### design/flow/run.sh
#!/bin/bash
# the make line also repeats each setting of config.mk as NAME=value (left out here)
make -C /OpenROAD-flow-scripts/flow DESIGN_CONFIG=/design/flow/config.mk WORK_HOME=/design/flow/orfs CLKGATE_MAP_FILE= finish
### design/flow/config.mk
export PLATFORM = sky130hd
export DESIGN_NAME = myCPU
export DESIGN_NICKNAME = myCPU
export VERILOG_FILES = /design/flow/design.v
export SDC_FILE = /design/flow/constraint.sdc
export NUM_CORES = 4
export LEC_CHECK = 0
export CAP_MARGIN = 5
export CORE_ASPECT_RATIO = 0.63
export CORE_MARGIN = 2
export CORE_UTILIZATION = 40
export CTS_CLUSTER_SIZE = 56
export GPL_TIMING_DRIVEN = 1
export MAX_ROUTING_LAYER = met4
export SETUP_SLACK_MARGIN = 1.04
export SLEW_MARGIN = 20
export TNS_END_PERCENT = 95
### design/flow/constraint.sdc
create_clock -name core_clock -period 5.81 [get_ports {cpu_clk}]
set_input_delay 1.1620 -clock core_clock [delete_from_list [all_inputs] [get_ports {cpu_clk}]]
set_output_delay 1.1620 -clock core_clock [all_outputs]
set_load 0.01 [all_outputs]
### design/flow/design.v
module pc(
  input wire rst,
  input wire clk,
  input wire[31:0] din,
  input wire data_hazard,
  input wire control_hazard,
  output reg[31:0] pc
);
always @(posedge clk or posedge rst) begin
  if(rst) begin
      pc<=0;
  end
  else if(control_hazard) pc<=din;
  else if(data_hazard) pc<=pc;
  else pc <= din;
end
endmodule
module npc(
  input wire[1:0] op,
  input wire br,
  input wire[31:0] offset,
  input wire[31:0] rs_imm,
  input wire[31:0] pc,
  output wire[31:0] pc4,
  output reg[31:0] npc
);
assign pc4 = pc+4;
always @(*) begin
  if(op == 2'b01) npc = rs_imm;
  else if(op == 2'b10 && br == 1) npc = pc+offset-8;
  else if(op == 2'b10 && br == 0) npc = pc+4;
  else if(op == 2'b11) npc = pc+offset-8;
  else npc = pc+4;
end
endmodule
module IF_ID(
  input wire clk,
  input wire rst,
  input wire[31:0] IF_inst,
  input wire[31:0] IF_pc4,
  input wire data_hazard,
  input wire control_hazard,   
  output reg[31:0] ID_inst,
  output reg[31:0] ID_pc4
);
always @(posedge clk or posedge rst) begin
  if(rst) ID_inst<=0;
  else if(control_hazard) ID_inst<=0;
  else if(data_hazard) ID_inst<=ID_inst;
  else ID_inst<=IF_inst;
end
always @(posedge clk or posedge rst) begin
  if(rst) ID_pc4<=0;
  else if(control_hazard) ID_pc4<=0;
  else if(data_hazard) ID_pc4<=ID_pc4;
  else ID_pc4<=IF_pc4;
end
endmodule
module control #(
    localparam OP_R    = 7'b0110011,
    localparam OP_I    = 7'b0010011,
    localparam OP_LOAD = 7'b0000011,
    localparam OP_S    = 7'b0100011,
    localparam OP_B    = 7'b1100011,
    localparam OP_LUI  = 7'b0110111,
    localparam OP_JAL  = 7'b1101111,
    localparam OP_JALR = 7'b1100111
)
(
  input wire[31:0] inst,
  output reg[1:0] npc_op,
  output reg rf_we,
  output reg[1:0] rf_wsel,
  output reg[2:0] sext_op,
  output reg alub_sel,
  output reg dram_we,
  output reg[3:0] alu_op,
  output reg[1:0] rf_re
);
wire[6:0] opcode = inst[6:0];
wire[2:0] funct3 = inst[14:12];
wire[6:0] funct7 = inst[31:25];
always @(*) begin
  case(opcode)
    OP_R, OP_I, OP_LOAD, OP_LUI, OP_S: npc_op = 2'b00;
    OP_JALR:                           npc_op = 2'b01;
    OP_B:                              npc_op = 2'b10;
    OP_JAL:                            npc_op = 2'b11;
    default:                           npc_op = 2'b00;
  endcase
end
always @(*) begin
  if(opcode == OP_B || opcode == OP_S) rf_we = 0;
  else rf_we  = 1;
end
always @(*) begin
  case(opcode)
    OP_R, OP_I: rf_wsel = 2'b00;
    OP_LOAD: rf_wsel = 2'b01;
    OP_JALR, OP_JAL: rf_wsel = 2'b10;
    OP_LUI: rf_wsel = 2'b11;
    default: rf_wsel = 2'b00;
  endcase
end
always @(*) begin
  case(opcode)
    OP_I:
      case(funct3)
        3'b001, 3'b101: sext_op = 3'b010; 
        default: sext_op = 3'b001;
      endcase
    OP_LOAD, OP_JALR: sext_op = 3'b001;
    OP_LUI: sext_op = 3'b101;
    OP_JAL: sext_op = 3'b110;
    OP_B: sext_op = 3'b100;
    OP_S: sext_op = 3'b011;
    OP_R: sext_op = 3'b000;
    default: sext_op = 3'b000;
  endcase
end
always @ (*) begin
    case (opcode)
        OP_I, OP_LOAD, OP_S, OP_JALR:
            alub_sel = 1;  
        default:
            alub_sel = 0;  
    endcase
end
always @(*) begin
  if(opcode == OP_S) dram_we = 1;
  else dram_we = 0;
end
always @ (*) begin
    case (opcode)
        OP_R: begin
            case (funct3)
                3'b000 : alu_op = funct7[5] ? 4'b0001 : 4'b0000;
                3'b111 : alu_op = 4'b0010;
                3'b110 : alu_op = 4'b0011 ;
                3'b100 : alu_op = 4'b0100;
                3'b001 : alu_op = 4'b0101;
                3'b101 : alu_op = funct7[5] ? 4'b0111 : 4'b0110;
                default: alu_op = 4'b0010;
            endcase
        end
        OP_I: begin
            case (funct3)
                3'b000 : alu_op = 4'b0000;
                3'b111 : alu_op = 4'b0010;
                3'b110 : alu_op = 4'b0011 ;
                3'b100 : alu_op = 4'b0100;
                3'b001 : alu_op = 4'b0101;
                3'b101 : alu_op = funct7[5] ? 4'b0111 : 4'b0110;
                default: alu_op = 4'b0010;
            endcase
        end
        OP_LOAD, OP_S, OP_JALR:
            alu_op = 4'b0000;
        OP_B:begin
            case(funct3)
              3'b000 : alu_op = 4'b1000;
              3'b001 : alu_op = 4'b1001;
              3'b100 : alu_op = 4'b1010;
              3'b101 : alu_op = 4'b1011;
              default: alu_op = 4'b1000;
            endcase
        end
        default:
            alu_op = 4'b0010;
    endcase
end
always @(*) begin
  case(opcode)
    OP_I, OP_LOAD, OP_JALR:
      rf_re = 2'b01;
    OP_LUI, OP_JAL:
      rf_re = 2'b00;
    default: 
      rf_re = 2'b11;
  endcase
end
endmodule
module sext(
  input wire[31:0] din,
  input wire[2:0] op,
  output reg[31:0] ext
);
wire sign=din[31];
always @(*) begin
  if(op == 3'b000) ext=0;
  else if(op == 3'b001) ext={{20{sign}},{din[31:20]}};
  else if(op == 3'b010) ext={{27{1'b0}},{din[24:20]}};
  else if(op == 3'b011) ext={{20{sign}},{din[31:25]},{din[11:7]}};
  else if(op == 3'b100) ext={{19{sign}},{din[31]},{din[7]},{din[30:25]},{din[11:8]},{1'b0}};
  else if(op == 3'b101) ext={{din[31:12]},{12{1'b0}}};
  else if(op == 3'b110) ext={{11{sign}},{din[31]},{din[19:12]},{din[20]},{din[30:21]},{1'b0}};
  else ext = 0;
end
endmodule
module RF(
  input wire clk,
  input wire[4:0] rR1,
  input wire[4:0] rR2,
  input wire[4:0] wR,
  input wire we,
  input wire[1:0] rf_wsel,
  input wire[31:0] pc4,  
  input wire[31:0] ext,  
  input wire[31:0] alu_c,  
  input wire[31:0] rd,   
  output wire[31:0] rD1,
  output wire[31:0] rD2,
  output reg[31:0] wD   
);
reg[31:0] rf[31:0];
assign rD1 = (rR1 == 5'b0)? 32'b0 : rf[rR1];
assign rD2 = (rR2 == 5'b0)? 32'b0 : rf[rR2];
always @(*) begin
  case(rf_wsel)
    2'b00 : wD = alu_c;
    2'b01 : wD = rd;
    2'b10 : wD = pc4;
    2'b11 : wD = ext;
    default: wD = pc4;
  endcase
end
always @(posedge clk) begin
    if(we && (wR != 5'b0)) rf[wR] <= wD;
end
endmodule
module ID_EX(
  input wire clk,
  input wire rst,
  input wire[1:0] ID_npc_op,
  input wire ID_ram_we,
  input wire[3:0] ID_alu_op,
  input wire ID_alub_sel,
  input wire ID_rf_we,
  input wire[1:0] ID_rf_wsel,
  input wire[4:0] ID_wR,
  input wire[31:0] ID_pc4,
  input wire[31:0] ID_rD1,
  input wire[31:0] ID_rD2,
  input wire[31:0] ID_ext,
  output reg[1:0] EX_npc_op,
  output reg EX_ram_we,
  output reg[3:0] EX_alu_op,
  output reg EX_alub_sel,
  output reg EX_rf_we,
  output reg[1:0] EX_rf_wsel,
  output reg[4:0] EX_wR,
  output reg[31:0] EX_pc4,
  output reg[31:0] EX_rD1,
  output reg[31:0] EX_rD2,
  output reg[31:0] EX_ext,
  input wire control_hazard, 
  input wire data_hazard
);
always @(posedge clk or posedge rst) begin
  if(rst) EX_npc_op<=0;
  else if(control_hazard | data_hazard) EX_npc_op<=0;
  else EX_npc_op <= ID_npc_op;
end
always @(posedge clk or posedge rst) begin
  if(rst) EX_ram_we<=0;
  else if(control_hazard | data_hazard) EX_ram_we<=0;
  else EX_ram_we <= ID_ram_we;
end
always @(posedge clk or posedge rst) begin
  if(rst) EX_alu_op<=0;
  else if(control_hazard | data_hazard) EX_alu_op<=0;
  else EX_alu_op <= ID_alu_op;
end
always @(posedge clk or posedge rst) begin
  if(rst) EX_alub_sel<=0;
  else if(control_hazard | data_hazard) EX_alub_sel<=0;
  else EX_alub_sel <= ID_alub_sel;
end
always @(posedge clk or posedge rst) begin
  if(rst) EX_rf_we<=0;
  else if(control_hazard | data_hazard) EX_rf_we<=0;
  else EX_rf_we <= ID_rf_we;
end
always @(posedge clk or posedge rst) begin
  if(rst) EX_rf_wsel<=0;
  else if(control_hazard | data_hazard) EX_rf_wsel<=0;
  else EX_rf_wsel <= ID_rf_wsel;
end
always @(posedge clk or posedge rst) begin
  if(rst) EX_wR<=0;
  else if(control_hazard | data_hazard) EX_wR<=0;
  else EX_wR <= ID_wR;
end
always @(posedge clk or posedge rst) begin
  if(rst) EX_pc4<=0;
  else if(control_hazard | data_hazard) EX_pc4<=0;
  else EX_pc4 <= ID_pc4;
end
always @(posedge clk or posedge rst) begin
  if(rst) EX_rD1<=0;
  else if(control_hazard | data_hazard) EX_rD1<=0;
  else EX_rD1 <= ID_rD1;
end
always @(posedge clk or posedge rst) begin
  if(rst) EX_rD2<=0;
  else if(control_hazard | data_hazard) EX_rD2<=0;
  else EX_rD2 <= ID_rD2;
end
always @(posedge clk or posedge rst) begin
  if(rst) EX_ext<=0;
  else if(control_hazard | data_hazard) EX_ext<=0;
  else EX_ext <= ID_ext;
end
endmodule
module alu(
  input wire[31:0] rs1,
  input wire[31:0] rs2,
  input wire[31:0] imm,
  input wire alub_sel,
  input wire[3:0] alu_op,
  output wire[31:0] alu_c,
  output wire alu_f
);
  wire[31:0] dataA = rs1;
  wire[31:0] dataB = alub_sel ? imm : rs2;
  reg[31:0] result;
    always @(*) begin
        case(alu_op)
            4'b0000 : result = dataA + dataB;
            4'b0001 : result = dataA - dataB;
            4'b0010 : result = dataA & dataB;
            4'b0011  : result = dataA | dataB;
            4'b0100 : result = dataA ^ dataB;
            4'b0101 : result = dataA << dataB[4:0];
            4'b0110 : result = dataA >> dataB[4:0];
            4'b0111 : result = ($signed(dataA)) >>> dataB[4:0];
            default : result = 0;
        endcase
    end
    assign alu_c = result;
    wire[31:0] sub = dataA - dataB;
    wire lt = (dataA[31] ^ dataB[31]) ? dataA[31] : sub[31];
    reg f;
    always @(*) begin
      if(alu_op == 4'b1000 && sub == 0) f = 1;
      else if(alu_op == 4'b1001 && sub != 0) f = 1;
      else if(alu_op == 4'b1010 && lt) f = 1;
      else if(alu_op == 4'b1011 && lt == 0) f = 1;
      else f = 0; 
    end
    assign alu_f = f;
endmodule
module EX_MEM(
  input wire clk,
  input wire rst,
  input wire EX_ram_we,
  input wire EX_rf_we,
  input wire[1:0] EX_rf_wsel,
  input wire[4:0] EX_wR,
  input wire[31:0] EX_pc4,
  input wire[31:0] EX_alu_c,
  input wire[31:0] EX_rD2,
  input wire[31:0] EX_ext,
  output reg MEM_ram_we,
  output reg MEM_rf_we,
  output reg[1:0] MEM_rf_wsel,
  output reg[4:0] MEM_wR,
  output reg[31:0] MEM_pc4,
  output reg[31:0] MEM_alu_c,
  output reg[31:0] MEM_rD2,
  output reg[31:0] MEM_ext
);
always @(posedge clk or posedge rst) begin
  if(rst) MEM_ram_we <= 0;
  else MEM_ram_we <= EX_ram_we;
end
always @(posedge clk or posedge rst) begin
  if(rst) MEM_rf_we <= 0;
  else MEM_rf_we <= EX_rf_we;
end
always @(posedge clk or posedge rst) begin
  if(rst) MEM_rf_wsel <= 0;
  else MEM_rf_wsel <= EX_rf_wsel;
end
always @(posedge clk or posedge rst) begin
  if(rst) MEM_wR <= 0;
  else MEM_wR <= EX_wR;
end
always @(posedge clk or posedge rst) begin
  if(rst) MEM_pc4 <= 0;
  else MEM_pc4 <= EX_pc4;
end
always @(posedge clk or posedge rst) begin
  if(rst) MEM_alu_c <= 0;
  else MEM_alu_c <= EX_alu_c;
end
always @(posedge clk or posedge rst) begin
  if(rst) MEM_rD2 <= 0;
  else MEM_rD2 <= EX_rD2;
end
always @(posedge clk or posedge rst) begin
  if(rst) MEM_ext <= 0;
  else MEM_ext <= EX_ext;
end
endmodule
module MEM_WB(
  input wire clk,
  input wire rst,
  input wire MEM_rf_we,
  input wire[1:0] MEM_rf_wsel,
  input wire[4:0] MEM_wR,
  input wire[31:0] MEM_pc4,
  input wire[31:0] MEM_alu_c,
  input wire[31:0] MEM_rd,
  input wire[31:0] MEM_ext,
  output reg WB_rf_we,
  output reg[1:0] WB_rf_wsel,
  output reg[4:0] WB_wR,
  output reg[31:0] WB_pc4,
  output reg[31:0] WB_alu_c,
  output reg[31:0] WB_rd,
  output reg[31:0] WB_ext
);
always @(posedge clk or posedge rst) begin
  if(rst) WB_rf_we <= 0;
  else WB_rf_we <= MEM_rf_we;
end
always @(posedge clk or posedge rst) begin
  if(rst) WB_rf_wsel <= 0;
  else WB_rf_wsel <= MEM_rf_wsel;
end
always @(posedge clk or posedge rst) begin
  if(rst) WB_wR <= 0;
  else WB_wR <= MEM_wR;
end
always @(posedge clk or posedge rst) begin
  if(rst) WB_pc4 <= 0;
  else WB_pc4 <= MEM_pc4;
end
always @(posedge clk or posedge rst) begin
  if(rst) WB_alu_c <= 0;
  else WB_alu_c <= MEM_alu_c;
end
always @(posedge clk or posedge rst) begin
  if(rst) WB_rd <= 0;
  else WB_rd <= MEM_rd;
end
always @(posedge clk or posedge rst) begin
  if(rst) WB_ext <= 0;
  else WB_ext <= MEM_ext;
end
endmodule
module data_hazard_detection(
  input wire[4:0] ID_rR1,
  input wire[4:0] ID_rR2,
  input wire[1:0] ID_rf_re,  
  input wire[31:0] ID_rD1,
  input wire[31:0] ID_rD2,
  input wire[4:0] EX_wR,
  input wire EX_rf_we,
  input wire[1:0] EX_rf_wsel,
  input wire[31:0] EX_pc4,
  input wire[31:0] EX_ext,
  input wire[31:0] EX_alu_c,
  input wire[4:0] MEM_wR,
  input wire MEM_rf_we,
  input wire[1:0] MEM_rf_wsel,
  input wire[31:0] MEM_pc4,
  input wire[31:0] MEM_ext,
  input wire[31:0] MEM_alu_c,
  input wire[31:0] MEM_rd,
  input wire[4:0] WB_wR,
  input wire WB_rf_we,
  input wire[1:0] WB_rf_wsel,
  input wire[31:0] WB_pc4,
  input wire[31:0] WB_ext,
  input wire[31:0] WB_alu_c,
  input wire[31:0] WB_rd,
  output reg[31:0] new_rD1,
  output reg[31:0] new_rD2,
  output wire data_hazard    
);
wire rR1_a = (ID_rR1 == EX_wR) & EX_rf_we &  ID_rf_re[0] & (ID_rR1 != 5'b0);
wire rR2_a = (ID_rR2 == EX_wR) & EX_rf_we &  ID_rf_re[1] & (ID_rR2 != 5'b0);
wire rR1_b = (ID_rR1 == MEM_wR) & MEM_rf_we &  ID_rf_re[0] & (ID_rR1 != 5'b0);
wire rR2_b = (ID_rR2 == MEM_wR) & MEM_rf_we &  ID_rf_re[1] & (ID_rR2 != 5'b0);
wire rR1_c = (ID_rR1 == WB_wR) & WB_rf_we &  ID_rf_re[0] & (ID_rR1 != 5'b0);
wire rR2_c = (ID_rR2 == WB_wR) & WB_rf_we &  ID_rf_re[1] & (ID_rR2 != 5'b0);
assign data_hazard = (rR1_a && EX_rf_wsel == 2'b01) || (rR2_a && EX_rf_wsel == 2'b01);
always @(*) begin
  if(rR1_a) begin
    case(EX_rf_wsel)
      2'b10: new_rD1=EX_pc4;
      2'b11: new_rD1=EX_ext;
      2'b00: new_rD1=EX_alu_c;
      default: new_rD1=EX_alu_c;
    endcase
  end
  else if(rR1_b) begin
    case(MEM_rf_wsel)
    2'b10: new_rD1=MEM_pc4;
    2'b11: new_rD1=MEM_ext;
    2'b00: new_rD1=MEM_alu_c;
    2'b01: new_rD1=MEM_rd;
    default: new_rD1=MEM_alu_c;
    endcase
  end
  else if(rR1_c) begin
    case(WB_rf_wsel)
    2'b10: new_rD1=WB_pc4;
    2'b11: new_rD1=WB_ext;
    2'b00: new_rD1=WB_alu_c;
    2'b01: new_rD1=WB_rd;
    default: new_rD1=WB_alu_c;
    endcase
  end
  else new_rD1=ID_rD1;
end
always @(*) begin
  if(rR2_a) begin
    case(EX_rf_wsel)
      2'b10: new_rD2=EX_pc4;
      2'b11: new_rD2=EX_ext;
      2'b00: new_rD2=EX_alu_c;
      default: new_rD2=EX_alu_c;
    endcase
  end
  else if(rR2_b) begin
    case(MEM_rf_wsel)
    2'b10: new_rD2=MEM_pc4;
    2'b11: new_rD2=MEM_ext;
    2'b00: new_rD2=MEM_alu_c;
    2'b01: new_rD2=MEM_rd;
    default: new_rD2=MEM_alu_c;
    endcase
  end
  else if(rR2_c) begin
    case(WB_rf_wsel)
    2'b10: new_rD2=WB_pc4;
    2'b11: new_rD2=WB_ext;
    2'b00: new_rD2=WB_alu_c;
    2'b01: new_rD2=WB_rd;
    default: new_rD2=WB_alu_c;
    endcase
  end
  else new_rD2=ID_rD2;
end
endmodule
module control_hazard_detection(
  input wire[1:0] EX_npc_op,
  input wire alu_f,
  output reg control_hazard
);
always @(*) begin
  if(EX_npc_op == 2'b01 || EX_npc_op == 2'b11) control_hazard = 1'b1;
  else if(EX_npc_op == 2'b10 && alu_f == 1) control_hazard = 1'b1;
  else control_hazard = 1'b0;
end
endmodule
`timescale 1ns / 1ps
module myCPU (
    input  wire         cpu_rst,
    input  wire         cpu_clk,
    output wire [13:0]  inst_addr,
    input  wire [31:0]  inst,
    output wire [31:0]  Bus_addr,
    input  wire [31:0]  Bus_rdata,
    output wire         Bus_wen,
    output wire [31:0]  Bus_wdata
);
wire[31:0] pc;
wire[31:0] npc;
wire[31:0] pc4;
wire[31:0] ID_inst;
wire[31:0] ID_pc4;
wire[1:0] npc_op;
wire rf_we;
wire[1:0] rf_wsel;
wire[2:0] sext_op;
wire alub_sel;
wire dram_we;
wire[3:0] alu_op;
wire[1:0] rf_re;
wire[31:0] ext;
wire[31:0] rD1;
wire[31:0] rD2;
wire[31:0] wD;
wire[1:0] EX_npc_op;
wire EX_ram_we;
wire[3:0] EX_alu_op;
wire EX_alub_sel;
wire EX_rf_we;
wire[1:0] EX_rf_wsel;
wire[4:0] EX_wR;
wire[31:0] EX_pc4;
wire[31:0] EX_rD1;
wire[31:0] EX_rD2;
wire[31:0] EX_ext;
wire[31:0] alu_c;
wire alu_f;
wire MEM_ram_we;
wire MEM_rf_we;
wire[1:0] MEM_rf_wsel;
wire[4:0] MEM_wR;
wire[31:0] MEM_pc4;
wire[31:0] MEM_alu_c;
wire[31:0] MEM_rD2;
wire[31:0] MEM_ext;
wire[31:0] rd;
wire WB_rf_we;
wire[1:0] WB_rf_wsel;
wire[4:0] WB_wR;
wire[31:0] WB_pc4;
wire[31:0] WB_alu_c;
wire[31:0] WB_rd;
wire[31:0] WB_ext;
wire[31:0] new_rD1;
wire[31:0] new_rD2;
wire data_hazard;
wire control_hazard;
pc PC(
  .rst(cpu_rst),
  .clk(cpu_clk),
  .din(npc),
  .data_hazard(data_hazard),
  .control_hazard(control_hazard),
  .pc(pc)
);
npc NPC(
  .op(EX_npc_op),
  .br(alu_f),
  .offset(EX_ext),
  .rs_imm(alu_c),
  .pc(pc),
  .pc4(pc4),
  .npc(npc)
);
assign inst_addr = pc[15:2];
IF_ID U_IF_ID(
  .clk(cpu_clk),
  .rst(cpu_rst),
  .IF_inst(inst),
  .IF_pc4(pc4),
  .data_hazard(data_hazard),
  .control_hazard(control_hazard),   
  .ID_inst(ID_inst),
  .ID_pc4(ID_pc4)
);
control CU(
  .inst(ID_inst),
  .npc_op(npc_op),
  .rf_we(rf_we),
  .rf_wsel(rf_wsel),
  .sext_op(sext_op),
  .alub_sel(alub_sel),
  .dram_we(dram_we),
  .alu_op(alu_op),
  .rf_re(rf_re)
);
sext SEXT(
  .din(ID_inst),
  .op(sext_op),
  .ext(ext)
);
RF U_RF(
  .clk(cpu_clk),
  .rR1(ID_inst[19:15]),
  .rR2(ID_inst[24:20]),
  .wR(WB_wR),
  .we(WB_rf_we),
  .rf_wsel(WB_rf_wsel),
  .pc4(WB_pc4),  
  .ext(WB_ext),  
  .alu_c(WB_alu_c),  
  .rd(WB_rd),   
  .rD1(rD1),
  .rD2(rD2),
  .wD(wD)  
);
ID_EX U_ID_EX(
  .clk(cpu_clk),
  .rst(cpu_rst),
  .ID_npc_op(npc_op),
  .ID_ram_we(dram_we),
  .ID_alu_op(alu_op),
  .ID_alub_sel(alub_sel),
  .ID_rf_we(rf_we),
  .ID_rf_wsel(rf_wsel),
  .ID_wR(ID_inst[11:7]),
  .ID_pc4(ID_pc4),
  .ID_rD1(new_rD1),
  .ID_rD2(new_rD2),
  .ID_ext(ext),
  .EX_npc_op(EX_npc_op),
  .EX_ram_we(EX_ram_we),
  .EX_alu_op(EX_alu_op),
  .EX_alub_sel(EX_alub_sel),
  .EX_rf_we(EX_rf_we),
  .EX_rf_wsel(EX_rf_wsel),
  .EX_wR(EX_wR),
  .EX_pc4(EX_pc4),
  .EX_rD1(EX_rD1),
  .EX_rD2(EX_rD2),
  .EX_ext(EX_ext),
  .control_hazard(control_hazard), 
  .data_hazard(data_hazard)
);
alu ALU(
  .rs1(EX_rD1),
  .rs2(EX_rD2),
  .imm(EX_ext),
  .alub_sel(EX_alub_sel),
  .alu_op(EX_alu_op),
  .alu_c(alu_c),
  .alu_f(alu_f)
);
EX_MEM U_EX_MEM(
  .clk(cpu_clk),
  .rst(cpu_rst),
  .EX_ram_we(EX_ram_we),
  .EX_rf_we(EX_rf_we),
  .EX_rf_wsel(EX_rf_wsel),
  .EX_wR(EX_wR),
  .EX_pc4(EX_pc4),
  .EX_alu_c(alu_c),
  .EX_rD2(EX_rD2),
  .EX_ext(EX_ext),
  .MEM_ram_we(MEM_ram_we),
  .MEM_rf_we(MEM_rf_we),
  .MEM_rf_wsel(MEM_rf_wsel),
  .MEM_wR(MEM_wR),
  .MEM_pc4(MEM_pc4),
  .MEM_alu_c(MEM_alu_c),
  .MEM_rD2(MEM_rD2),
  .MEM_ext(MEM_ext)
);
assign Bus_addr = MEM_alu_c;   
assign rd = Bus_rdata;     
assign Bus_wen = MEM_ram_we;  
assign Bus_wdata = MEM_rD2;    
MEM_WB U_MEM_WB(
  .clk(cpu_clk),
  .rst(cpu_rst),
  .MEM_rf_we(MEM_rf_we),
  .MEM_rf_wsel(MEM_rf_wsel),
  .MEM_wR(MEM_wR),
  .MEM_pc4(MEM_pc4),
  .MEM_alu_c(MEM_alu_c),
  .MEM_rd(rd),
  .MEM_ext(MEM_ext),
  .WB_rf_we(WB_rf_we),
  .WB_rf_wsel(WB_rf_wsel),
  .WB_wR(WB_wR),
  .WB_pc4(WB_pc4),
  .WB_alu_c(WB_alu_c),
  .WB_rd(WB_rd),
  .WB_ext(WB_ext)
);
data_hazard_detection U_datahazard_detection(
  .ID_rR1(ID_inst[19:15]),
  .ID_rR2(ID_inst[24:20]),
  .ID_rf_re(rf_re),  
  .ID_rD1(rD1),
  .ID_rD2(rD2),
  .EX_wR(EX_wR),
  .EX_rf_we(EX_rf_we),
  .EX_rf_wsel(EX_rf_wsel),
  .EX_pc4(EX_pc4),
  .EX_ext(EX_ext),
  .EX_alu_c(alu_c),
  .MEM_wR(MEM_wR),
  .MEM_rf_we(MEM_rf_we),
  .MEM_rf_wsel(MEM_rf_wsel),
  .MEM_pc4(MEM_pc4),
  .MEM_ext(MEM_ext),
  .MEM_alu_c(MEM_alu_c),
  .MEM_rd(rd),
  .WB_wR(WB_wR),
  .WB_rf_we(WB_rf_we),
  .WB_rf_wsel(WB_rf_wsel),
  .WB_pc4(WB_pc4),
  .WB_ext(WB_ext),
  .WB_alu_c(WB_alu_c),
  .WB_rd(WB_rd),
  .new_rD1(new_rD1),
  .new_rD2(new_rD2),
  .data_hazard(data_hazard)
);
control_hazard_detection U_control_hazard_detection(
  .EX_npc_op(EX_npc_op),
  .alu_f(alu_f),
  .control_hazard(control_hazard)
);
endmodule
==> results.ini, run 1 <==
[critical_path]
worst-path-buf-inv = 6
crit_family = simple AND/OR/NAND/NOR gates
cpPeakStageDelay_ns = 0.51
ff2ff_setup_slack_ns = -1.35
reg2reg_depth = 30
arrival_ns = 7.85
critical_path_cell_count = 30
r2r_end = U_ID_EX.EX_ext[21]$_DFF_PP0_
r2r-start = U_ID_EX.EX_alub_sel$_DFF_PP0_
critPathCapture = U_ID_EX.EX_ext[21]$_DFF_PP0_
startpoint_type = flop
critical_path_class = reg -> reg
path_common_cell = nor2_1
worstPathRequired_ns = 6.51
crit_slowest_cell = fa_1
critPathCaptureType = flop
crit_path_max_fanout = 7
crit_start = U_ID_EX.EX_alub_sel$_DFF_PP0_

[yosys]
synth_area_um2 = 79800
mux_share = 0.238
xor_share = 0.0122
synthesis.instances = 5579
compound_area_frac = 0.0798
synthTopLogicFamily = multiplexers
ff_type = edfxtp_1
simple_gate_area_frac = 0.0639
area_leaders = edfxtp_1 (39%), mux4_2 (20%), dfrtp_1 (16%)
yosysTopAreaCellShare = 0.385
ys.flops = 1546
synth-edff-count = 1024
synth.top_cells.by_count = edfxtp_1 (1024), mux4_2 (720), dfrtp_1 (521), nor2_1 (394), nand2_1 (341)
top_cell = edfxtp_1
synth_cell_types = 87
synth_adder_area_share = 0.0259
synth_area_leader_cell = edfxtp_1
yosysWarnings = 12
ys_cells = 5579
yosysChipArea_um2 = 79800
ys_seq_frac = 0.549
avgSynthCellArea_um2 = 14.3
async_flop_share = 0.338

[power]
pg_seq_mw = 14.9
cellPowerDensity_nw_per_um2 = 416
power_leader = registers
vdd_drop_max_uv = 322
p_leak_nw = 35.1
seqPwrFrac = 0.374
p_sw_mw = 14.8
p_int_mw = 24.9
power_frac_comb = 0.376
swShare = 0.372
pg_clk_mw = 9.92
p_comb_mw = 14.9
clock_power_share = 0.250

[floorplan]
fp-utilization = 0.402
die_h_um = 359
chipArea_um2 = 203000
rows = 130
core_area_um2 = 199000
die_w_um = 567
ioPinCount = 145

[final_timing]
fmax_ghz = 0.140
fin_crit_sh = 1.23
worst_clock_skew_ns = 0.0465
setup_ws_ns = -1.35
setup_viol = 255
holdWs_ns = 0.359
drv_slew = 0
hold_viol_final = 0
final.setup.tns_ns = -283.86
slew_headroom = 0.203
timing.final.crit_period_ns = 7.16
rsz0062_at_grt = yes
tightest_slew_ns = 1.19

[global_route]
grt_pass1_wl_um = 448000
grt_pass1_vias = 54800
antenna_found_initial = 31
track_usage = 0.327
grt-ovfl-total = 0
grt_max_degree = 147

[finish]
post-route-cell-area_um2 = 95300
fill_cells = 17300
syn_to_final_growth_pct = 19.3
finalNetCount = 6402

[min_path]
hold_end = U_MEM_WB.WB_ext[12]$_DFF_PP0_
min_from = U_EX_MEM.MEM_ext[12]$_DFF_PP0_
hold-path-cell-count = 0
holdCritPathClass = reg -> reg

[place]
dpl_cell_area_um2 = 89100
gp_congestion = 1.12
dp_worst_setup_slack_ns = -1.63
dp_hpwl_um = 228000
io_buffer_count = 144

[clock_network]
cts_num_sinks = 1546
htree_levels = 4
tritoncts = done
cts_root_buf = clkbuf_16
clock_insertion_delay_worst_skew_ns = 0.82
ctsHoldBuffers = 0
clk_path_buf_depth = 4
clk_pin_slew_worst_paths_ns = 0.07
numCtsBuffers = 154

[detailed_routing]
routed_via_density = 6.41
drt_iter0_markers = 8578
wl_um = 325000
ant_nets = 0
drc = 0
avgRoutedWirePerCell_um = 36.4
drt_pass1_iterations = 6
vias = 57300

[outcome]
status = complete, but fails checks
so_faults = negative setup slack

[run]
warnings = 104
max_cap_viol_count = 0

-- layer usage --
metal | routed length [µm] | track usage | vias up
li1 | - | - | 23000
met1 | 144000 | 0.495 | 30100
met2 | 124000 | 0.404 | 3777
met3 | 48500 | 0.127 | 451
met4 | 8320 | 0.0746 | 0
met5 | 0 | - | -
-- per-stage QoR --
stage	std cells	util	total power [mW]
5_1_grt	8936	0.479	40.9
3_5_place_dp	8611	0.448	29.0
2_1_floorplan	5610	-	22.0
4_1_cts	8921	0.478	39.0
6_report	8940	0.479	39.7
3_3_place_gp	8609	0.448	29.0
-- area by class of cell --
cell class	count	area (µm²)	share of cell area
well taps	2640	3300	0.0347
multi-input cells	3411	34900	0.366
diodes	17	42.5	0.000446
flip-flops and latches	1546	43900	0.460
clock inverters	61	541	0.00567
inverters	240	907	0.00952
repair buffers	820	7470	0.0784
clock buffers	205	4250	0.0446
-- what timing repair did --
item                       CTS  global route
pin swaps                   33             5
setup endpoints to repair  270           273
gates resized              139            30
buffers inserted            28             0
gates cloned                16             0
==> run 2: changes to the inputs <==
- CAP_MARGIN: 5 -> 15
- CELL_PAD_IN_SITES_DETAIL_PLACEMENT: not set -> 2
- CELL_PAD_IN_SITES_GLOBAL_PLACEMENT: not set -> 3
- CORE_ASPECT_RATIO: 0.63 -> 0.91
- CORE_MARGIN: 2 -> 10
- CORE_UTILIZATION: 40 -> 69
- CTS_CLUSTER_DIAMETER: not set -> 73
- CTS_CLUSTER_SIZE: 56 -> not set
- GPL_ROUTABILITY_DRIVEN: not set -> 1
- GPL_TIMING_DRIVEN: 1 -> not set
- MAX_ROUTING_LAYER: met4 -> not set
- MIN_ROUTING_LAYER: not set -> met2
- PLACE_DENSITY_LB_ADDON: not set -> 0.11
- SETUP_SLACK_MARGIN: 1.04 -> 1.08
- SLEW_MARGIN: 20 -> 15
- TNS_END_PERCENT: 95 -> not set
- clock period: 5.81 -> 11.7 ns (I/O delays scaled with it)
==> results.ini, run 2 <==
[yosys]
async_flop_share = 0.338  ; unchanged
avgSynthCellArea_um2 = 14.3  ; unchanged
mux_share = 0.238  ; unchanged
simple_gate_area_frac = 0.0639  ; unchanged
ys_seq_frac = 0.549  ; unchanged
yosysTopAreaCellShare = 0.385  ; unchanged
yosysChipArea_um2 = 79800  ; unchanged
compound_area_frac = 0.0798  ; unchanged
ys.flops = 1546  ; unchanged
synth_area_leader_cell = edfxtp_1
xor_share = 0.0122  ; unchanged
area_leaders = edfxtp_1 (39%), mux4_2 (20%), dfrtp_1 (16%)
yosysWarnings = 12  ; unchanged
ff_type = edfxtp_1
synth.top_cells.by_count = edfxtp_1 (1024), mux4_2 (720), dfrtp_1 (521), nor2_1 (394), nand2_1 (341)
synth-edff-count = 1024  ; unchanged
top_cell = edfxtp_1
synth_cell_types = 87  ; unchanged
synthTopLogicFamily = multiplexers
synthesis.instances = 5579  ; unchanged
ys_cells = 5579  ; unchanged
synth_adder_area_share = 0.0259  ; unchanged
synth_area_um2 = 79800  ; unchanged

[floorplan]
core_area_um2 = 114000  ; -43%
die_w_um = 377  ; -34%
chipArea_um2 = 130000  ; -36%
fp-utilization = 0.699  ; +0.297
rows = 118  ; -9.2%
die_h_um = 344  ; -3.9%

[outcome]
status = did not finish
error_message = [ERROR FLW-0024] Place density exceeds 1.0 (current PLACE_DENSITY_LB_ADDON =  0.11). Please check if the value of  PLACE_DENSITY_LB_ADDON is between 0 and 0.99.
haltStage = global placement without I/O (3_1_place_gp_skip_io)

==> run 3: changes to the inputs <==
- CAP_MARGIN: 15 -> 5
- CELL_PAD_IN_SITES_DETAIL_PLACEMENT: 2 -> not set
- CELL_PAD_IN_SITES_GLOBAL_PLACEMENT: 3 -> not set
- CORE_ASPECT_RATIO: 0.91 -> 0.63
- CORE_MARGIN: 10 -> 2
- CORE_UTILIZATION: 69 -> 40
- CTS_CLUSTER_DIAMETER: 73 -> not set
- GPL_ROUTABILITY_DRIVEN: 1 -> not set
- GPL_TIMING_DRIVEN: not set -> 0
- MIN_ROUTING_LAYER: met2 -> not set
- PLACE_DENSITY_LB_ADDON: 0.11 -> not set
- SETUP_SLACK_MARGIN: 1.08 -> not set
- SLEW_MARGIN: 15 -> 20
- clock period: 11.7 -> 8.5 ns (I/O delays scaled with it)
==> results.ini, run 3 <==
[outcome]
status = complete, but fails checks
so_faults = negative setup slack

[critical_path]
crit_path_max_fanout = 7
ff2ff_setup_slack_ns = -0.05
crit_family = simple AND/OR/NAND/NOR gates
worst-path-buf-inv = 8
r2r_end = PC.pc[6]$_DFFE_PP0P_
worstPathRequired_ns = 9.19
critPathCaptureType = flop
path_common_cell = buf_4
cpPeakStageDelay_ns = 0.58
crit_start = U_ID_EX.EX_alub_sel$_DFF_PP0_
r2r-start = U_ID_EX.EX_alub_sel$_DFF_PP0_
critical_path_class = reg -> reg
reg2reg_depth = 32
critPathCapture = PC.pc[6]$_DFFE_PP0P_
critical_path_cell_count = 32
crit_slowest_cell = fa_1
arrival_ns = 9.24
startpoint_type = flop

[clock_network]
clk_pin_slew_worst_paths_ns = 0.07
cts_root_buf = clkbuf_16
clock_insertion_delay_worst_skew_ns = 0.83
tritoncts = done
htree_levels = 4
clk_path_buf_depth = 4
numCtsBuffers = 161
cts_num_sinks = 1546

[yosys]
ff_type = edfxtp_1
synth-edff-count = 1024  ; unchanged
ys.flops = 1546  ; unchanged
ys_cells = 5579  ; unchanged
avgSynthCellArea_um2 = 14.3  ; unchanged
synthesis.instances = 5579  ; unchanged
area_leaders = edfxtp_1 (39%), mux4_2 (20%), dfrtp_1 (16%)
synth_cell_types = 87  ; unchanged
yosysChipArea_um2 = 79800  ; unchanged
synth_adder_area_share = 0.0259  ; unchanged
ys_seq_frac = 0.549  ; unchanged
top_cell = edfxtp_1
simple_gate_area_frac = 0.0639  ; unchanged
synth.top_cells.by_count = edfxtp_1 (1024), mux4_2 (720), dfrtp_1 (521), nor2_1 (394), nand2_1 (341)
compound_area_frac = 0.0798  ; unchanged
yosysWarnings = 12  ; unchanged
mux_share = 0.238  ; unchanged
synth_area_leader_cell = edfxtp_1
xor_share = 0.0122  ; unchanged
async_flop_share = 0.338  ; unchanged
synthTopLogicFamily = multiplexers
synth_area_um2 = 79800  ; unchanged
yosysTopAreaCellShare = 0.385  ; unchanged

[final_timing]
slew_headroom = 0.152
drv_slew = 0
worst_clock_skew_ns = 0.0601
setup_ws_ns = -0.0515
fin_crit_sh = 1.01
fmax_ghz = 0.117
timing.final.crit_period_ns = 8.55
setup_viol = 3
hold_viol_final = 0
rsz0062_at_grt = yes
tightest_slew_ns = 1.26
final.setup.tns_ns = -0.0962

[power]
seqPwrFrac = 0.386
p_total_mw = 26.7
p_int_mw = 16.3
vdd_drop_max_uv = 214
p_leak_nw = 33.8
cellPowerDensity_nw_per_um2 = 286
swShare = 0.387
power_leader = registers
power_frac_comb = 0.352
pg_clk_mw = 7.00
pg_seq_mw = 10.3
p_sw_mw = 10.3
p_comb_mw = 9.38
clock_power_share = 0.262

[global_route]
antenna_found_initial = 42
grt_max_degree = 38
grt_pass1_vias = 54800
grt-ovfl-total = 0
grt_pass1_wl_um = 477000
track_usage = 0.347

[place]
dp_hpwl_um = 275000
dpl_cell_area_um2 = 87200
gp_congestion = 1.08
io_buffer_count = 144

[detailed_routing]
wl_um = 358000
ant_nets = 0
drc = 0
vias = 59200
drt_pass1_iterations = 6
routed_via_density = 6.66
drt_iter0_markers = 10000
avgRoutedWirePerCell_um = 40.3

[floorplan]
chipArea_um2 = 203000  ; +57%
die_w_um = 567  ; +51%
rows = 130  ; +10%
core_area_um2 = 199000  ; +74%
fp-utilization = 0.402  ; -0.297
ioPinCount = 145
die_h_um = 359  ; +4.1%

[finish]
finalNetCount = 6332
syn_to_final_growth_pct = 17.0
post-route-cell-area_um2 = 93400

[run]
warnings = 94
max_cap_viol_count = 0

[min_path]
holdCritPathClass = reg -> reg
hold_end = U_MEM_WB.WB_ext[28]$_DFF_PP0_
hold-path-cell-count = 0
min_from = U_EX_MEM.MEM_ext[28]$_DFF_PP0_

[run 3: through the flow]
stage	cells	hold WS, ns	setup slack, ns	util
CTS	8820	0.338	0.0361	0.466
floorplan	5610	0.331	-0.291	-
finish	8876	0.344	-0.0515	0.470
detailed placement	8534	0.339	-4.16	0.439
global placement	8394	0.345	-4.58	0.426
global route	8862	0.367	-0.0710	0.470
[run 3: metal layers]
layer	track usage	vias to the layer above	wire length [µm]
li1	-	22800	-
met1	0.523	31100	152000
met2	0.435	4591	134000
met3	0.167	605	60500
met4	0.0903	22	10900
met5	0.00229	-	197
[run 3: repair_timing]
action	in CTS	in global routing
gates cloned	0	4
endpoints found under the setup margin	250	247
hold endpoints to repair	0	0
resized	123	110
pin swaps	13	22
hold buffers	0	0
buffers inserted	18	39
[run 3: layout make-up]
class	count	area, µm²
clock inverter	72	666
clock buffer	208	4270
fill	17400	105000
timing repair buffer	345	4050
buffer	403	1890
sequential	1546	43800
antenna	16	40.0
tap	2640	3300
multi-input combinational	3406	34500
inverter	240	915
==> run 4: changes to the inputs <==
- CAP_MARGIN: 5 -> 20
- CORE_ASPECT_RATIO: 0.63 -> not set
- CORE_UTILIZATION: 40 -> 70
- CTS_CLUSTER_SIZE: not set -> 50
- GPL_TIMING_DRIVEN: 0 -> not set
- SETUP_SLACK_MARGIN: not set -> -0.54
- clock period: 8.5 -> 5.77 ns (I/O delays scaled with it)
==> results.ini, run 4 <==
[yosys]
synth-edff-count = 1024  ; unchanged
simple_gate_area_frac = 0.0639  ; unchanged
synthTopLogicFamily = multiplexers
ys.flops = 1546  ; unchanged
yosysWarnings = 12  ; unchanged
synthesis.instances = 5579  ; unchanged
async_flop_share = 0.338  ; unchanged
compound_area_frac = 0.0798  ; unchanged
mux_share = 0.238  ; unchanged
yosysChipArea_um2 = 79800  ; unchanged
synth.top_cells.by_count = edfxtp_1 (1024), mux4_2 (720), dfrtp_1 (521), nor2_1 (394), nand2_1 (341)
synth_adder_area_share = 0.0259  ; unchanged
area_leaders = edfxtp_1 (39%), mux4_2 (20%), dfrtp_1 (16%)
ys_seq_frac = 0.549  ; unchanged
synth_cell_types = 87  ; unchanged
yosysTopAreaCellShare = 0.385  ; unchanged
top_cell = edfxtp_1
avgSynthCellArea_um2 = 14.3  ; unchanged
xor_share = 0.0122  ; unchanged
ys_cells = 5579  ; unchanged
synth_area_um2 = 79800  ; unchanged
ff_type = edfxtp_1
synth_area_leader_cell = edfxtp_1

[outcome]
status = did not finish
error_message = [ERROR GRT-0116] Global routing finished with congestion. Check the congestion regions in the DRC Viewer.
haltStage = global routing (5_1_grt)

[floorplan]
fp-utilization = 0.708  ; +0.306
die_h_um = 342  ; -4.7%
chipArea_um2 = 117000  ; -43%
core_area_um2 = 113000  ; -43%
rows = 123  ; -5.4%
ioPinCount = 145  ; unchanged
die_w_um = 342  ; -40%

[clock_network]
cts_num_sinks = 1546  ; unchanged
clk_path_buf_depth = 3  ; -1
cts_root_buf = clkbuf_16
numCtsBuffers = 157  ; -2.5%
htree_levels = 4  ; unchanged
ctsHoldBuffers = 0  ; unchanged

[place]
gp_congestion = 1.06  ; -2.1%
dpl_cell_area_um2 = 86600  ; -0.70%
dp_worst_setup_slack_ns = -1.66  ; +2.50 ns
dp_hpwl_um = 216000  ; -21%
dp_cells = 7367  ; -14%
io_buffer_count = 144  ; unchanged

[global_route]
track_usage = 0.695
grt-ovfl-total = 201

run 4: metal layers:
metal / GRT overflow / global-route usage
met2: 88 / 0.875
met3: 4 / 0.497
met1: 1 / 0.745
met5: 0 / 0.238
met4: 108 / 0.619
run 4: repair_timing:
| item | 4_1_cts |
|---|---|
| gates cloned | 2 |
| setup buffers | 10 |
| endpoints found under the setup margin | 249 |
| pin swaps | 22 |
| gates resized | 93 |
==> run 5: changes to the inputs <==
- CORE_UTILIZATION: 70 -> 59
- CTS_CLUSTER_SIZE: 50 -> not set
- SETUP_SLACK_MARGIN: -0.54 -> not set
- clock period: 5.77 -> 4.78 ns (I/O delays scaled with it)
==> results.ini, run 5 <==
[yosys]
area_leaders = edfxtp_1 (39%), mux4_2 (20%), dfrtp_1 (16%)
compound_area_frac = 0.0798  ; unchanged
xor_share = 0.0122  ; unchanged
synth-edff-count = 1024  ; unchanged
synth_cell_types = 87  ; unchanged
yosysWarnings = 12  ; unchanged
yosysChipArea_um2 = 79800  ; unchanged
ys_cells = 5579  ; unchanged
simple_gate_area_frac = 0.0639  ; unchanged
synthesis.instances = 5579  ; unchanged
async_flop_share = 0.338  ; unchanged
top_cell = edfxtp_1
avgSynthCellArea_um2 = 14.3  ; unchanged
mux_share = 0.238  ; unchanged
synthTopLogicFamily = multiplexers
ff_type = edfxtp_1
ys.flops = 1546  ; unchanged
ys_seq_frac = 0.549  ; unchanged
synth_area_um2 = 79800  ; unchanged
yosysTopAreaCellShare = 0.385  ; unchanged
synth_adder_area_share = 0.0259  ; unchanged
synth.top_cells.by_count = edfxtp_1 (1024), mux4_2 (720), dfrtp_1 (521), nor2_1 (394), nand2_1 (341)
synth_area_leader_cell = edfxtp_1

[detailed_routing]
drt_pass1_iterations = 6
vias = 57800
avgRoutedWirePerCell_um = 36.7
routed_via_density = 7.11
drt_iter0_markers = 9251
wl_um = 298000
ant_nets = 0
drc = 0

[floorplan]
fp-utilization = 0.596  ; -0.112
core_area_um2 = 134000  ; +19%
rows = 134  ; +8.9%
die_w_um = 372  ; +8.8%
chipArea_um2 = 138000  ; +18%
ioPinCount = 145  ; unchanged
die_h_um = 372  ; +8.8%

[final_timing]
tightest_slew_ns = 1.13
hold_viol_final = 0
final.setup.tns_ns = -499.04
drv_slew = 0
rsz0062_at_grt = yes
setup_viol = 274
fin_crit_sh = 1.44
worst_clock_skew_ns = 0.0676
setup_ws_ns = -2.09
fmax_ghz = 0.146
slew_headroom = 0.236
timing.final.crit_period_ns = 6.87

[critical_path]
critical_path_cell_count = 27
crit_slowest_cell = or4_4
crit_family = simple AND/OR/NAND/NOR gates
r2r-start = U_ID_EX.EX_alub_sel$_DFF_PP0_
startpoint_type = flop
arrival_ns = 7.60
path_common_cell = nor2_1
cpPeakStageDelay_ns = 0.55
critPathCapture = U_ID_EX.EX_ext[14]$_DFF_PP0_
critPathCaptureType = flop
crit_path_max_fanout = 6
worstPathRequired_ns = 5.51
r2r_end = U_ID_EX.EX_ext[14]$_DFF_PP0_
ff2ff_setup_slack_ns = -2.09
worst-path-buf-inv = 2
critical_path_class = reg -> reg
reg2reg_depth = 27
crit_start = U_ID_EX.EX_alub_sel$_DFF_PP0_

[clock_network]
clk_path_buf_depth = 3  ; unchanged
cts_root_buf = clkbuf_16
tritoncts = done
clock_insertion_delay_worst_skew_ns = 0.82
clk_pin_slew_worst_paths_ns = 0.06
ctsHoldBuffers = 0  ; unchanged
numCtsBuffers = 159  ; +1.3%
htree_levels = 4  ; unchanged
cts_num_sinks = 1546  ; unchanged

[outcome]
so_faults = negative setup slack
status = complete, but fails checks

[power]
pg_seq_mw = 17.9
p_int_mw = 31.0
p_leak_nw = 35.5
p_sw_mw = 17.3
power_frac_comb = 0.364
seqPwrFrac = 0.371
vdd_drop_max_uv = 511
cellPowerDensity_nw_per_um2 = 511
swShare = 0.358
power_leader = registers
clock_power_share = 0.265
p_comb_mw = 17.6
pg_clk_mw = 12.8

[place]
gp_congestion = 1.05  ; -0.72%
dp_worst_setup_slack_ns = -2.46  ; -0.807 ns
dp_hpwl_um = 205000  ; -5.3%
dp_cells = 7803  ; +5.9%
io_buffer_count = 144  ; unchanged

[finish]
layout.cells.non_filler = 8127
finalNetCount = 6448
syn_to_final_growth_pct = 18.5
fill_cells = 8563

[run]
warnings = 100
max_cap_viol_count = 0

[global_route]
track_usage = 0.438
grt_pass1_vias = 57600
antenna_found_initial = 14
grt_max_degree = 107
grt-ovfl-total = 0
grt_pass1_wl_um = 422000

[min_path]
min_from = U_EX_MEM.MEM_pc4[31]$_DFF_PP0_
holdCritPathClass = reg -> reg
hold_end = U_MEM_WB.WB_pc4[31]$_DFF_PP0_
hold-path-cell-count = 0

## run 5: timing repair
action                                  in CTS  in global routing
buffers inserted                            17                  2
cloned                                       5                  1
gates resized                               54                 24
pin swaps                                   18                 15
endpoints found under the setup margin     271                275
## run 5: layer usage
layer	vias up	GRT usage	share of wire
li1	23000	-	-
met1	29300	0.614	0.37
met2	4611	0.625	0.43
met3	798	0.135	0.14
met4	8	0.219	0.060
met5	-	0	0.00019
## run 5: layout make-up
type | instances | area, µm² | area share
Timing Repair Buffer | 863 | 7550 | 0.0798
Antenna cell | 5 | 12.5 | 0.000132
Clock buffer | 224 | 4460 | 0.0471
Sequential cell | 1546 | 43900 | 0.464
Inverter | 240 | 907 | 0.00959
Clock inverter | 72 | 871 | 0.00921
Multi-Input combinational cell | 3409 | 34700 | 0.367
Tap cell | 1768 | 2210 | 0.0234
## run 5: through the flow
step | power (mW) | instance area [µm²] | util | hold WS, ns
after floorplan | 26.8 | 80900 | - | 0.331
after global placement | 34.8 | 88600 | 0.662 | 0.351
after detailed placement | 34.9 | 88700 | 0.662 | 0.357
after CTS | 47.7 | 94500 | 0.705 | 0.338
after global routing | 49.7 | 94600 | 0.706 | 0.346
final | 48.3 | 94600 | 0.706 | 0.348
==> run 6: changes to the inputs <==
- CELL_PAD_IN_SITES_DETAIL_PLACEMENT: not set -> 0
- CELL_PAD_IN_SITES_GLOBAL_PLACEMENT: not set -> 0
- CORE_ASPECT_RATIO: not set -> 0.92
- CORE_MARGIN: 2 -> 7
- CORE_UTILIZATION: 59 -> 72
- CTS_CLUSTER_DIAMETER: not set -> 73
- GPL_ROUTABILITY_DRIVEN: not set -> 1
- PLACE_DENSITY_LB_ADDON: not set -> 0.11
- SETUP_SLACK_MARGIN: not set -> 1.08
- clock period: 4.78 -> 4.19 ns (I/O delays scaled with it)
==> results.ini, run 6 <==
[clock_network]
clk_path_buf_depth = 3  ; unchanged
cts_num_sinks = 1546  ; unchanged
numCtsBuffers = 151  ; -5.0%
cts_root_buf = clkbuf_16
ctsHoldBuffers = 0  ; unchanged
htree_levels = 4  ; unchanged

[yosys]
synth-edff-count = 1024  ; unchanged
synth_area_um2 = 79800  ; unchanged
synthTopLogicFamily = multiplexers
synth_area_leader_cell = edfxtp_1
xor_share = 0.0122  ; unchanged
ys.flops = 1546  ; unchanged
synth_adder_area_share = 0.0259  ; unchanged
yosysChipArea_um2 = 79800  ; unchanged
yosysTopAreaCellShare = 0.385  ; unchanged
ys_cells = 5579  ; unchanged
mux_share = 0.238  ; unchanged
top_cell = edfxtp_1
ys_seq_frac = 0.549  ; unchanged
simple_gate_area_frac = 0.0639  ; unchanged
yosysWarnings = 12  ; unchanged
compound_area_frac = 0.0798  ; unchanged
area_leaders = edfxtp_1 (39%), mux4_2 (20%), dfrtp_1 (16%)
synthesis.instances = 5579  ; unchanged
ff_type = edfxtp_1
synth.top_cells.by_count = edfxtp_1 (1024), mux4_2 (720), dfrtp_1 (521), nor2_1 (394), nand2_1 (341)
async_flop_share = 0.338  ; unchanged
avgSynthCellArea_um2 = 14.3  ; unchanged
synth_cell_types = 87  ; unchanged

[floorplan]
fp-utilization = 0.730  ; +0.135
core_area_um2 = 109000  ; -18%
chipArea_um2 = 120000  ; -13%
ioPinCount = 145  ; unchanged
die_w_um = 361  ; -2.9%
die_h_um = 333  ; -10%
rows = 116  ; -13%

[place]
dp_hpwl_um = 244000  ; +19%
dpl_cell_area_um2 = 89300  ; +0.68%
io_buffer_count = 144  ; unchanged
gp_congestion = 1.11  ; +4.9%
dp_worst_setup_slack_ns = -3.34  ; -0.880 ns

[outcome]
status = did not finish
error_message = [ERROR GRT-0116] Global routing finished with congestion. Check the congestion regions in the DRC Viewer.
haltStage = global routing (5_1_grt)

[global_route]
track_usage = 0.858
grt-ovfl-total = 4116

==> run 6: what timing repair did <==
item / 4_1_cts
buffers inserted: 20
pin swaps: 21
endpoints found under the setup margin: 325
gates cloned: 17
gates resized: 243
==> run 6: through the flow <==
stage               utilization  std cells  total power, mW  hold WS (ns)
CTS                       0.880       7941             58.3         0.378
detailed placement        0.817       7625             41.5         0.367
global placement          0.817       7625             39.9         0.351
floorplan                     -       5610             30.6         0.331
==> run 6: per-layer routing <==
layer | overflow | global-route usage
met5 | 45 | 0.527
met4 | 1046 | 0.842
met3 | 403 | 0.749
met2 | 2263 | 0.995
met1 | 359 | 0.844
==> run 7: changes to the inputs <==
- ABC_AREA: not set -> 0
- CAP_MARGIN: 20 -> 25
- CELL_PAD_IN_SITES_DETAIL_PLACEMENT: 0 -> not set
- CELL_PAD_IN_SITES_GLOBAL_PLACEMENT: 0 -> not set
- CORE_ASPECT_RATIO: 0.92 -> 0.71
- CORE_MARGIN: 7 -> 5
- CORE_UTILIZATION: 72 -> 40
- CTS_CLUSTER_DIAMETER: 73 -> 373
- CTS_CLUSTER_SIZE: not set -> 97
- GPL_ROUTABILITY_DRIVEN: 1 -> 0
- MIN_ROUTING_LAYER: not set -> met2
- PLACE_DENSITY_LB_ADDON: 0.11 -> not set
- SETUP_SLACK_MARGIN: 1.08 -> -0.51
- SLEW_MARGIN: 20 -> 30
- TNS_END_PERCENT: not set -> 65
- clock period: 4.19 -> 5.77 ns (I/O delays scaled with it)
==> results.ini, run 7 <==
[yosys]
synth_area_leader_cell = edfxtp_1
xor_share = 0.0122  ; unchanged
ff_type = edfxtp_1
yosysTopAreaCellShare = 0.385  ; unchanged
top_cell = edfxtp_1
yosysWarnings = 12  ; unchanged
synth_cell_types = 87  ; unchanged
area_leaders = edfxtp_1 (39%), mux4_2 (20%), dfrtp_1 (16%)
yosysChipArea_um2 = 79800  ; unchanged
synthTopLogicFamily = multiplexers
synth_adder_area_share = 0.0259  ; unchanged
synth-edff-count = 1024  ; unchanged
synth_area_um2 = 79800  ; unchanged
async_flop_share = 0.338  ; unchanged
synthesis.instances = 5579  ; unchanged
ys_seq_frac = 0.549  ; unchanged
avgSynthCellArea_um2 = 14.3  ; unchanged
mux_share = 0.238  ; unchanged
synth.top_cells.by_count = edfxtp_1 (1024), mux4_2 (720), dfrtp_1 (521), nor2_1 (394), nand2_1 (341)
compound_area_frac = 0.0798  ; unchanged
ys.flops = 1546  ; unchanged
simple_gate_area_frac = 0.0639  ; unchanged
ys_cells = 5579  ; unchanged

[floorplan]
core_area_um2 = 199000  ; +82%
die_h_um = 386  ; +16%
die_w_um = 540  ; +50%
fp-utilization = 0.401  ; -0.329
chipArea_um2 = 209000  ; +73%
rows = 138  ; +19%
ioPinCount = 145  ; unchanged

[global_route]
track_usage = 0.546
grt-ovfl-total = 4

[outcome]
haltStage = global routing (5_1_grt)
error_message = [ERROR GRT-0116] Global routing finished with congestion. Check the congestion regions in the DRC Viewer.
status = did not finish

[place]
dp_cells = 8526  ; +12%
io_buffer_count = 144  ; unchanged
dp_worst_setup_slack_ns = -1.49  ; +1.85 ns
dp_hpwl_um = 203000  ; -17%

[clock_network]
numCtsBuffers = 19  ; -87%
clk_path_buf_depth = 3  ; unchanged
cts_num_sinks = 1546  ; unchanged
htree_levels = 1  ; -3
cts_root_buf = clkbuf_16

## run 7: through the flow
stage | hold slack, ns | area [µm²]
after detailed placement | 0.356 | 87900
after CTS | 0.409 | 88900
after global placement | 0.353 | 87800
after floorplan | 0.331 | 80000
## run 7: routing by layer
layer,track usage,GRT overflow
met5,0.0781,0
met3,0.677,2
met4,0.420,1
met2,0.552,1
met1,-,-
## run 7: what timing repair did
action | CTS
hold buffers | 0
pin swaps | 23
gates resized | 59
hold endpoints to repair | 0
buffers inserted | 8
gates cloned | 7
setup endpoints to repair | 249
==> run 8: changes to the inputs <==
- ABC_AREA: 0 -> not set
- CAP_MARGIN: 25 -> 20
- CORE_ASPECT_RATIO: 0.71 -> not set
- CORE_MARGIN: 5 -> 2
- CORE_UTILIZATION: 40 -> 70
- CTS_CLUSTER_DIAMETER: 373 -> 363
- CTS_CLUSTER_SIZE: 97 -> 57
- GPL_ROUTABILITY_DRIVEN: 0 -> not set
- HOLD_SLACK_MARGIN: not set -> 0.29
- MIN_ROUTING_LAYER: met2 -> not set
- SETUP_SLACK_MARGIN: -0.51 -> -0.35
- SLEW_MARGIN: 30 -> 20
- TNS_END_PERCENT: 65 -> not set
==> results.ini, run 8 <==
[yosys]
xor_share = 0.0122  ; unchanged
compound_area_frac = 0.0798  ; unchanged
synth_area_leader_cell = edfxtp_1
synthTopLogicFamily = multiplexers
ff_type = edfxtp_1
ys_cells = 5579  ; unchanged
area_leaders = edfxtp_1 (39%), mux4_2 (20%), dfrtp_1 (16%)
ys.flops = 1546  ; unchanged
simple_gate_area_frac = 0.0639  ; unchanged
mux_share = 0.238  ; unchanged
synth_cell_types = 87  ; unchanged
yosysChipArea_um2 = 79800  ; unchanged
synthesis.instances = 5579  ; unchanged
yosysWarnings = 12  ; unchanged
yosysTopAreaCellShare = 0.385  ; unchanged
synth.top_cells.by_count = edfxtp_1 (1024), mux4_2 (720), dfrtp_1 (521), nor2_1 (394), nand2_1 (341)
synth_area_um2 = 79800  ; unchanged
async_flop_share = 0.338  ; unchanged
ys_seq_frac = 0.549  ; unchanged
top_cell = edfxtp_1
synth_adder_area_share = 0.0259  ; unchanged
synth-edff-count = 1024  ; unchanged
avgSynthCellArea_um2 = 14.3  ; unchanged

[floorplan]
fp-utilization = 0.708  ; +0.306
core_area_um2 = 113000  ; -43%
chipArea_um2 = 117000  ; -44%
rows = 123  ; -11%
die_h_um = 342  ; -12%
ioPinCount = 145  ; unchanged
die_w_um = 342  ; -37%

[clock_network]
htree_levels = 1  ; unchanged
numCtsBuffers = 31  ; +12
ctsHoldBuffers = 0  ; unchanged
clk_path_buf_depth = 3  ; unchanged
cts_root_buf = clkbuf_16
cts_num_sinks = 1546  ; unchanged

[place]
io_buffer_count = 144  ; unchanged
dp_hpwl_um = 227000  ; +11%
dp_worst_setup_slack_ns = -1.75  ; -0.260 ns
dp_cells = 7382  ; -13%
dpl_cell_area_um2 = 86900  ; -1.2%
gp_congestion = 1.09

[outcome]
error_message = [ERROR GRT-0116] Global routing finished with congestion. Check the congestion regions in the DRC Viewer.
haltStage = global routing (5_1_grt)
status = did not finish

[global_route]
track_usage = 0.649
grt-ovfl-total = 57

==> run 8: layer usage <==
layer / overflow / GRT usage
met5: 0 / 0.166
met4: 27 / 0.557
met3: 0 / 0.426
met2: 28 / 0.846
met1: 2 / 0.713
==> run 8: what timing repair did <==
item | 4_1_cts
resized | 149
setup endpoints to repair | 251
pin swaps | 26
cloned | 12
buffers inserted | 28
==> run 8: through the flow <==
step / setup TNS, ns / total power [mW] / hold slack (ns)
after global placement: -240.92 / 27.9 / 0.351
after floorplan: -1440.36 / 22.2 / 0.331
after CTS: -274.75 / 32.9 / 0.364
after detailed placement: -311.94 / 28.5 / 0.354
==> run 9: changes to the inputs <==
- CELL_PAD_IN_SITES_DETAIL_PLACEMENT: not set -> 0
- CELL_PAD_IN_SITES_GLOBAL_PLACEMENT: not set -> 0
- CORE_ASPECT_RATIO: not set -> 0.72
- CORE_UTILIZATION: 70 -> 65
- CTS_CLUSTER_DIAMETER: 363 -> 73
- CTS_CLUSTER_SIZE: 57 -> 14
- GPL_ROUTABILITY_DRIVEN: not set -> 1
- HOLD_SLACK_MARGIN: 0.29 -> not set
- PLACE_DENSITY_LB_ADDON: not set -> 0.01
- SETUP_SLACK_MARGIN: -0.35 -> 1.6
- clock period: 5.77 -> 6.17 ns (I/O delays scaled with it)
==> results.ini, run 9 <==
[global_route]
grt-ovfl-total = 0
antenna_found_initial = 17
grt_pass1_wl_um = 446000
grt_max_degree = 164
grt_pass1_vias = 59900
track_usage = 0.510

[finish]
fill_cells = 6829
syn_to_final_growth_pct = 16.8
area.sequential_um2 = 43900
finalNetCount = 6283
fin_util = 0.762
layout.cells.non_filler = 7743
logic_area_um2 = 35800

[yosys]
synthTopLogicFamily = multiplexers
avgSynthCellArea_um2 = 14.3  ; unchanged
mux_share = 0.238  ; unchanged
top_cell = edfxtp_1
yosysChipArea_um2 = 79800  ; unchanged
ys_seq_frac = 0.549  ; unchanged
synth_area_leader_cell = edfxtp_1
yosysWarnings = 12  ; unchanged
ff_type = edfxtp_1
synthesis.instances = 5579  ; unchanged
xor_share = 0.0122  ; unchanged
synth.top_cells.by_count = edfxtp_1 (1024), mux4_2 (720), dfrtp_1 (521), nor2_1 (394), nand2_1 (341)
async_flop_share = 0.338  ; unchanged
ys.flops = 1546  ; unchanged
yosysTopAreaCellShare = 0.385  ; unchanged
area_leaders = edfxtp_1 (39%), mux4_2 (20%), dfrtp_1 (16%)
synth_cell_types = 87  ; unchanged
simple_gate_area_frac = 0.0639  ; unchanged
synth_area_um2 = 79800  ; unchanged
synth_adder_area_share = 0.0259  ; unchanged
synth-edff-count = 1024  ; unchanged
ys_cells = 5579  ; unchanged
compound_area_frac = 0.0798  ; unchanged

[floorplan]
ioPinCount = 145  ; unchanged
core_area_um2 = 122000  ; +8.4%
die_h_um = 301  ; -12%
chipArea_um2 = 126000  ; +7.6%
rows = 109  ; -11%
die_w_um = 417  ; +22%
fp-utilization = 0.653  ; -0.0551

[final_timing]
timing.final.crit_period_ns = 7.24
rsz0062_at_grt = yes
drv_slew = 0
fmax_ghz = 0.138
worst_clock_skew_ns = 0.0520
final.setup.tns_ns = -217.97
setup_ws_ns = -1.07
fin_crit_sh = 1.17
setup_viol = 249
tightest_slew_ns = 1.39
slew_headroom = 0.0740
hold_viol_final = 0

[clock_network]
clk_path_buf_depth = 3  ; unchanged
numCtsBuffers = 121  ; +290%
cts_num_sinks = 1546  ; unchanged
tritoncts = done
cts_root_buf = clkbuf_16
clock_insertion_delay_worst_skew_ns = 0.83
htree_levels = 3  ; +2
clk_pin_slew_worst_paths_ns = 0.08

[run]
max_cap_viol_count = 0
warnings = 111

[detailed_routing]
wl_um = 322000
drt_pass1_iterations = 16
routed_via_density = 7.86
drc = 0
drt_iter0_markers = 12100
avgRoutedWirePerCell_um = 41.6
ant_nets = 0
vias = 60900

[critical_path]
crit_start = U_ID_EX.EX_alub_sel$_DFF_PP0_
crit_slowest_cell = or4_4
r2r-start = U_ID_EX.EX_alub_sel$_DFF_PP0_
critical_path_cell_count = 33
path_common_cell = buf_4
crit_family = simple AND/OR/NAND/NOR gates
worstPathRequired_ns = 6.87
critPathCapture = PC.pc[15]$_DFFE_PP0P_
ff2ff_setup_slack_ns = -1.07
cpPeakStageDelay_ns = 0.54
critical_path_class = reg -> reg
reg2reg_depth = 33
arrival_ns = 7.94
crit_path_max_fanout = 7
startpoint_type = flop
critPathCaptureType = flop
worst-path-buf-inv = 8
r2r_end = PC.pc[15]$_DFFE_PP0P_

[power]
clock_power_share = 0.219
p_total_mw = 35.4
p_sw_mw = 13.6
vdd_drop_max_uv = 453
power_frac_comb = 0.383
pg_seq_mw = 14.1
p_int_mw = 21.9
cellPowerDensity_nw_per_um2 = 380
seqPwrFrac = 0.399
power_leader = registers
swShare = 0.383
p_comb_mw = 13.6
p_leak_nw = 34.4
pg_clk_mw = 7.75

[min_path]
min_from = U_EX_MEM.MEM_pc4[10]$_DFF_PP0_
hold-path-cell-count = 0
hold_end = U_MEM_WB.WB_pc4[10]$_DFF_PP0_
holdCritPathClass = reg -> reg

[place]
gp_congestion = 1.10  ; +1.3%
dp_hpwl_um = 204000  ; -9.8%
io_buffer_count = 144  ; unchanged
dp_cells = 7443  ; +0.83%

[outcome]
so_faults = negative setup slack
status = complete, but fails checks

==> run 9: metal layers <==
metal,up-vias,GRT usage,share of wire
li1,22700,-,-
met1,30000,0.688,0.33
met2,6714,0.692,0.41
met3,1502,0.229,0.18
met4,23,0.286,0.075
met5,-,0.0211,0.0018
==> run 9: per-stage QoR <==
stage	worst slack (ns)	hold WS, ns	instance area [µm²]
4_1_cts	-0.897	0.371	92000
3_3_place_gp	-0.996	0.354	86700
3_5_place_dp	-1.08	0.357	86700
5_1_grt	-1.16	0.382	93200
2_1_floorplan	-2.16	0.331	80900
6_report	-1.07	0.366	93200
==> run 9: area by class of cell <==
type | count | share of cell area
Tap cell | 1609 | 0.0216
Clock inverter | 7 | 0.00145
Multi-Input combinational cell | 3411 | 0.384
Clock buffer | 184 | 0.0356
Sequential cell | 1546 | 0.471
Inverter | 240 | 0.00981
Antenna cell | 12 | 0.000322
Timing Repair Buffer | 734 | 0.0769
==> run 9: repair_timing <==
action | CTS | global route
endpoints found under the setup margin | 275 | 278
pin swaps | 29 | 40
buffers inserted | 32 | 31
resized | 240 | 188
hold endpoints to repair | 0 | 0
gates cloned | 28 | 5
hold buffers | 0 | 0
Power is estimated from default activity; no workload was simulated.
